Design design_5, start of the top module:
module design_5 #(parameter width = 8, parameter cwidth =4)(
  input [width-1:0] OPA, OPB,
  input CLK, RST, CE, MODE, CIN,
  input [1:0] INP_VALID,
  input [cwidth-1:0] CMD,
  output reg [2*width:0] RES,
  output reg OFLOW,
  output reg COUT,
  output reg G,
  output reg L,
  output reg E,
  output reg ERR
);
Size: roughly 1400 cells after synthesis, ~46 flip-flops, roughly 50 I/O pins.
clock: 7.21 ns
lec_check: 0
cap_margin: 20
cell_pad_in_sites_detail_placement: 0
core_margin: 2
core_utilization: 60
cts_cluster_diameter: 101
cts_cluster_size: 13
gpl_routability_driven: 0
gpl_timing_driven: 0
hold_slack_margin: -0.08
max_routing_layer: met5
place_density: 0.37
setup_slack_margin: -0.55
slew_margin: 40
tns_end_percent: 80
run.sh (not shown) runs the stock make flow with config.mk's settings and CLKGATE_MAP_FILE=.
The starting point finished but fails on setup timing.
Edit:
CORE_UTILIZATION = 41   (was 60)
CTS_CLUSTER_DIAMETER = 338   (was 101)
The new run completed, yet does not pass: setup timing. Total power climbs by 2.7%. Worst setup slack improves by 12 ps. Die size is higher by 45%. Critical path depth is lower by 1. Clock skew barely changes. Wire length grows by 13%. Non-clock buffer count drops by 4.
Edit:
CORE_UTILIZATION = 55   (was 41)
CTS_CLUSTER_DIAMETER = unset   (was 338)
CTS_CLUSTER_SIZE = unset   (was 13)
GPL_ROUTABILITY_DRIVEN = 1   (was 0)
GPL_TIMING_DRIVEN = 1   (was 0)
PLACE_DENSITY = unset   (was 0.37)
clock period = 5.81 ns   (was 7.21 ns; I/O delays follow)
The new run reached the layout checks and failed them: setup timing.
Routed wire length came out lower by about 6%.
Core utilization came out higher by 21 points.
Register-to-register slack is worse by 1300 ps.
Sequential share of layout area came out lower by 0.64 points.
Final cell count came out higher by 2.7%.
Non-clock buffer count came out higher by 121.
Sequential cell count does not change.
Power came out higher by about 34%.
Edit:
CORE_UTILIZATION = 66   (was 55)
CTS_CLUSTER_DIAMETER = 31   (was unset)
SETUP_SLACK_MARGIN = -0.12   (was -0.55)
Effect: The changed run finished but failed the layout checks on setup timing. Setup slack loses 290 ps. Design area grows by a few percent. Critical path depth grows by 5. Cell count falls slightly. Die area is lower by about a fifth. Power rose by a quarter to a third. Sequential power rises slightly. Flip-flop count is unchanged. Maximum frequency decreases by a few percent.

---

job 1612:
Starting RTL as in the previous note.
Settings: LEC_CHECK=0, ABC_AREA=1, CAP_MARGIN=20, CELL_PAD_IN_SITES_GLOBAL_PLACEMENT=2, CORE_ASPECT_RATIO=1.95, CORE_MARGIN=2, CORE_UTILIZATION=40, CTS_CLUSTER_DIAMETER=378, CTS_CLUSTER_SIZE=98, PLACE_DENSITY=0.37, SLEW_MARGIN=20, TNS_END_PERCENT=5; clock period 8.0 ns.
Setup changes, job 1612 to job 9515
# job 1612
export LEC_CHECK = 0
export ABC_AREA = 1
export CAP_MARGIN = 20
export CELL_PAD_IN_SITES_GLOBAL_PLACEMENT = 2
export CORE_ASPECT_RATIO = 1.95
export CORE_MARGIN = 2
export CORE_UTILIZATION = 40
export CTS_CLUSTER_DIAMETER = 378
export CTS_CLUSTER_SIZE = 98
export PLACE_DENSITY = 0.37
export SLEW_MARGIN = 20
export TNS_END_PERCENT = 5
create_clock -name core_clock -period 8.0 [get_ports {CLK}]
# job 9515
export LEC_CHECK = 0
export ABC_AREA = 1
export CAP_MARGIN = 10
export CELL_PAD_IN_SITES_GLOBAL_PLACEMENT = 3
export CORE_MARGIN = 2
export CORE_UTILIZATION = 17
export CTS_CLUSTER_DIAMETER = 207
export CTS_CLUSTER_SIZE = 53
export GPL_ROUTABILITY_DRIVEN = 0
export GPL_TIMING_DRIVEN = 0
export HOLD_SLACK_MARGIN = 0.16
export MIN_ROUTING_LAYER = met2
export PLACE_DENSITY_LB_ADDON = 0.29
export SLEW_MARGIN = 20
export TNS_END_PERCENT = 5
create_clock -name core_clock -period 8.0 [get_ports {CLK}]
### Flow results
On final total power: job 9515 sits above job 1612. Compared with job 1612, top achievable clock speed in job 9515 decreased by a few percent. Relative area of non-clock buffer cells in the final design is higher on job 1612. Of job 1612 and job 9515, job 9515 shows the higher combinational power, with job 1612 below it. Going from job 1612 to job 9515, wire length grew by more than 10%.

---

design_5 again, from the RTL that the note above started with.
export LEC_CHECK = 0
export ABC_AREA = 1
export CAP_MARGIN = 20
export CORE_ASPECT_RATIO = 0.5
export CORE_MARGIN = 2
export CORE_UTILIZATION = 40
export CTS_CLUSTER_DIAMETER = 378
export CTS_CLUSTER_SIZE = 93
export PLACE_DENSITY = 0.37
export SLEW_MARGIN = 20
export TNS_END_PERCENT = 5
create_clock -name core_clock -period 8.0 [get_ports {CLK}]
The baseline finished clean.
Change:
==> flow/config.mk (replaced) <==
export PLATFORM = sky130hd
export DESIGN_NAME = design_5
export DESIGN_NICKNAME = design_5
export VERILOG_FILES = /design/flow/design.v
export SDC_FILE = /design/flow/constraint.sdc
export NUM_CORES = 4
export LEC_CHECK = 0
export ABC_AREA = 1
export CAP_MARGIN = 10
export CELL_PAD_IN_SITES_GLOBAL_PLACEMENT = 3
export CORE_MARGIN = 2
export CORE_UTILIZATION = 17
export GPL_ROUTABILITY_DRIVEN = 0
export GPL_TIMING_DRIVEN = 0
export HOLD_SLACK_MARGIN = 0.16
export MIN_ROUTING_LAYER = met2
export PLACE_DENSITY_LB_ADDON = 0.29
export SLEW_MARGIN = 20
export TNS_END_PERCENT = 40
Result: Clock skew is about the same; worst setup slack loses 340 ps; first-iteration DRC count is higher by well over a third; global-route usage fell by 7.1 points; wire length rises by about a fifth; total power came out higher by a little under a tenth; design area rises by a few percent; via count rose by well over a third.
Change:
==> flow/config.mk (replaced) <==
export PLATFORM = sky130hd
export DESIGN_NAME = design_5
export DESIGN_NICKNAME = design_5
export VERILOG_FILES = /design/flow/design.v
export SDC_FILE = /design/flow/constraint.sdc
export NUM_CORES = 4
export LEC_CHECK = 0
export CAP_MARGIN = 20
export CORE_MARGIN = 2
export CORE_UTILIZATION = 64
export SLEW_MARGIN = 20
==> flow/constraint.sdc (replaced) <==
create_clock -name core_clock -period 6.3 [get_ports {CLK}]
set_input_delay 1.2600 -clock core_clock [delete_from_list [all_inputs] [get_ports {CLK}]]
set_output_delay 1.2600 -clock core_clock [all_outputs]
set_load 0.01 [all_outputs]
Now the flow finished with negative setup slack left.
Final area came out higher by 3.8%.
Total power came out higher by 59%.
Non-clock buffer count came out higher by 113.
Count of clock-buffer cells in the layout is unchanged.
Routed wire length came out lower by 11%.
Critical path depth came out lower by 4.
Synthesized cell count came out lower by 22%.
Area after synthesis came out higher by 2.0%.
First-iteration DRC count came out lower by 12%.
Core utilization came out higher by 58 points.
Change:
--- a/flow/config.mk
+++ b/flow/config.mk
@@ -10 +10,4 @@
-export CORE_UTILIZATION = 64
+export CORE_UTILIZATION = 70
+export CTS_CLUSTER_SIZE = 39
+export HOLD_SLACK_MARGIN = -0.09
+export PLACE_DENSITY = 0.76
==> flow/constraint.sdc (replaced) <==
create_clock -name core_clock -period 5.97 [get_ports {CLK}]
set_input_delay 1.1940 -clock core_clock [delete_from_list [all_inputs] [get_ports {CLK}]]
set_output_delay 1.1940 -clock core_clock [all_outputs]
set_load 0.01 [all_outputs]
- This time the run died in global routing
- die size is lower by 8.3%
- area after synthesis does not change
- synthesized cell count stays the same

---

design_5 again, from the RTL that the note above started with.
Settings: LEC_CHECK=0, CAP_MARGIN=20, CELL_PAD_IN_SITES_DETAIL_PLACEMENT=0, CORE_MARGIN=2, CORE_UTILIZATION=66, CTS_CLUSTER_DIAMETER=59, GPL_ROUTABILITY_DRIVEN=1, GPL_TIMING_DRIVEN=1, HOLD_SLACK_MARGIN=-0.08, MAX_ROUTING_LAYER=met5, SETUP_SLACK_MARGIN=-0.34, SLEW_MARGIN=40, TNS_END_PERCENT=5; clock period 5.61 ns.
The starting point completed, yet does not pass: setup timing.
Change:
Settings changed: CORE_UTILIZATION 66 to 71, CTS_CLUSTER_SIZE from default to 41, PLACE_DENSITY_LB_ADDON from default to 0.3.
The new run failed in global routing (GRT-0232).
Synthesized cell count stays the same.
Die area fell by about 7%.
Synthesized area is unchanged.

---

== run 1 ==
design_5 again, from the RTL that the note above started with.
export LEC_CHECK = 0
export CAP_MARGIN = 20
export CELL_PAD_IN_SITES_DETAIL_PLACEMENT = 0
export CORE_MARGIN = 2
export CORE_UTILIZATION = 68
export CTS_CLUSTER_DIAMETER = 31
export GPL_ROUTABILITY_DRIVEN = 1
export GPL_TIMING_DRIVEN = 1
export HOLD_SLACK_MARGIN = -0.08
export MAX_ROUTING_LAYER = met5
export SETUP_SLACK_MARGIN = -0.35
export SLEW_MARGIN = 40
export TNS_END_PERCENT = 80
create_clock -name core_clock -period 5.81 [get_ports {CLK}]
To summarise run 1: no stage aborted, but the layout did not pass its checks, failing on capacitance limit, slew limit, setup timing.
Modified inputs, run 2 compared to run 1
- GPL_ROUTABILITY_DRIVEN no longer set, was 1
- TNS_END_PERCENT no longer set, was 80
- GPL_TIMING_DRIVEN no longer set, was 1
- CORE_UTILIZATION now 59, was 68
- CTS_CLUSTER_DIAMETER no longer set, was 31
- MAX_ROUTING_LAYER no longer set, was met5
- HOLD_SLACK_MARGIN no longer set, was -0.08
- SLEW_MARGIN now 20, was 40
- SETUP_SLACK_MARGIN no longer set, was -0.35
- CELL_PAD_IN_SITES_DETAIL_PLACEMENT no longer set, was 0
- the clock period (ns, I/O delays scaled along) now 4.2, was 5.81
--- outcome ---
- Run 2 had finished all stages when the layout checks came back failing, citing setup timing.
- Power share of the combinational group in run 2 is 3.7 points above run 1.
- sky130_fd_sc_hd__fa_1 as the critical-path cell with the highest stage delay was reported by run 2, and sky130_fd_sc_hd__nor2_1 by run 1.
- Routed wire length sits lower in run 2 than in run 1.
- Run 2 against run 1: data arrival time of the critical path fell by 1190 ps; count of buffers not belonging to the clock network in the layout rose by 140; power attributed to combinational cells rose by 67%; delay of the slowest critical-path stage fell by 130 ps.
The following lists how run 3 was set up differently from run 2:
- GPL_TIMING_DRIVEN newly set to 0
- CORE_UTILIZATION changed from 59 to 40
- CELL_PAD_IN_SITES_GLOBAL_PLACEMENT newly set to 3
- the clock period (ns, I/O delays scaled along) changed from 4.2 to 8.0
==> comparison <==
- Looking at the reports, run 3 completed the entire flow and the layout it produced met the timing, DRC and antenna checks.
- On routed wire length: between run 3 and run 2, it ends up higher for run 2.
- Proportion of power drawn by combinational gates: run 3 vs run 2 down 7.1 points
- Going from run 2 to run 3, non-clock buffer count shrank by more than half.
- Launching instance or port of the critical path: OPA[1] -> run 2, OPB[2] -> run 3
What run 4 does differently from run 3 at the input level:
- an added CTS_CLUSTER_DIAMETER of 207
- an added MIN_ROUTING_LAYER of met2
- a change of CORE_MARGIN from 2 to 8
- a change of CORE_UTILIZATION from 40 to 17
- an added TNS_END_PERCENT of 5
- an added CTS_CLUSTER_SIZE of 77
- an added SETUP_SLACK_MARGIN of 2.23
- an added HOLD_SLACK_MARGIN of 0.16
- a change of CAP_MARGIN from 20 to 10
- an added ABC_AREA of 1
- an added GPL_ROUTABILITY_DRIVEN of 0
- an added PLACE_DENSITY_LB_ADDON of 0.29
Results
A beginning of the critical path of OPA[1] is what run 4 shows, while OPB[2] belongs to run 3. Diff run 3 -> run 4: final cell count +922; non-clock inverter total of the final layout grew by 83%; share of the clock period used by the worst path after layout shows a reduction of 21 points. Against run 3, run 4 comes in 2.4 points higher on switching power as a share of total power. On worst setup timing slack at the placement stage: run 4 sits above run 3. Run 4 was carried through to the last stage, and its layout satisfied the timing, DRC and antenna checks. Placement row count, run 3 and run 4, lower one = run 3. Diff run 3 -> run 4: largest net degree at the start of global routing went down, wire length on met3 went up, leakage dissipation went up.
What run 5 does differently from run 4 at the input level:
- swapping 17 for 26 in CORE_UTILIZATION
- putting CORE_ASPECT_RATIO at 1.95 where nothing was set
- swapping 3 for 2 in CELL_PAD_IN_SITES_GLOBAL_PLACEMENT
- swapping 10 for 20 in CAP_MARGIN
- clearing PLACE_DENSITY_LB_ADDON, which used to be 0.29
- clearing SETUP_SLACK_MARGIN, which used to be 2.23
- swapping 77 for 17 in CTS_CLUSTER_SIZE
- swapping 207 for 378 in CTS_CLUSTER_DIAMETER
- clearing HOLD_SLACK_MARGIN, which used to be 0.16
- clearing GPL_TIMING_DRIVEN, which used to be 0
- clearing GPL_ROUTABILITY_DRIVEN, which used to be 0
- clearing MIN_ROUTING_LAYER, which used to be met2
- swapping 8 for 2 in CORE_MARGIN
- putting PLACE_DENSITY at 0.39 where nothing was set
--- outcome ---
Final total power: run 5 < run 4
Delta (run 5 minus run 4): pin count of the biggest net entering global routing increased 13, number of fill cells in the layout decreased 34%, hold slack essentially unchanged.
Compared with run 4, in run 5 critical path depth went down 6, global-route usage went up 2.2 points.
Lower final routed wirelength across all metal layers was reported by run 5, not run 4.
Taking run 4 as the reference, in run 5 setup slack after layout moved down, power density normalized to cell area decreased by about 10% relative to the old numbers.
Power and IR drop assume default switching activity.
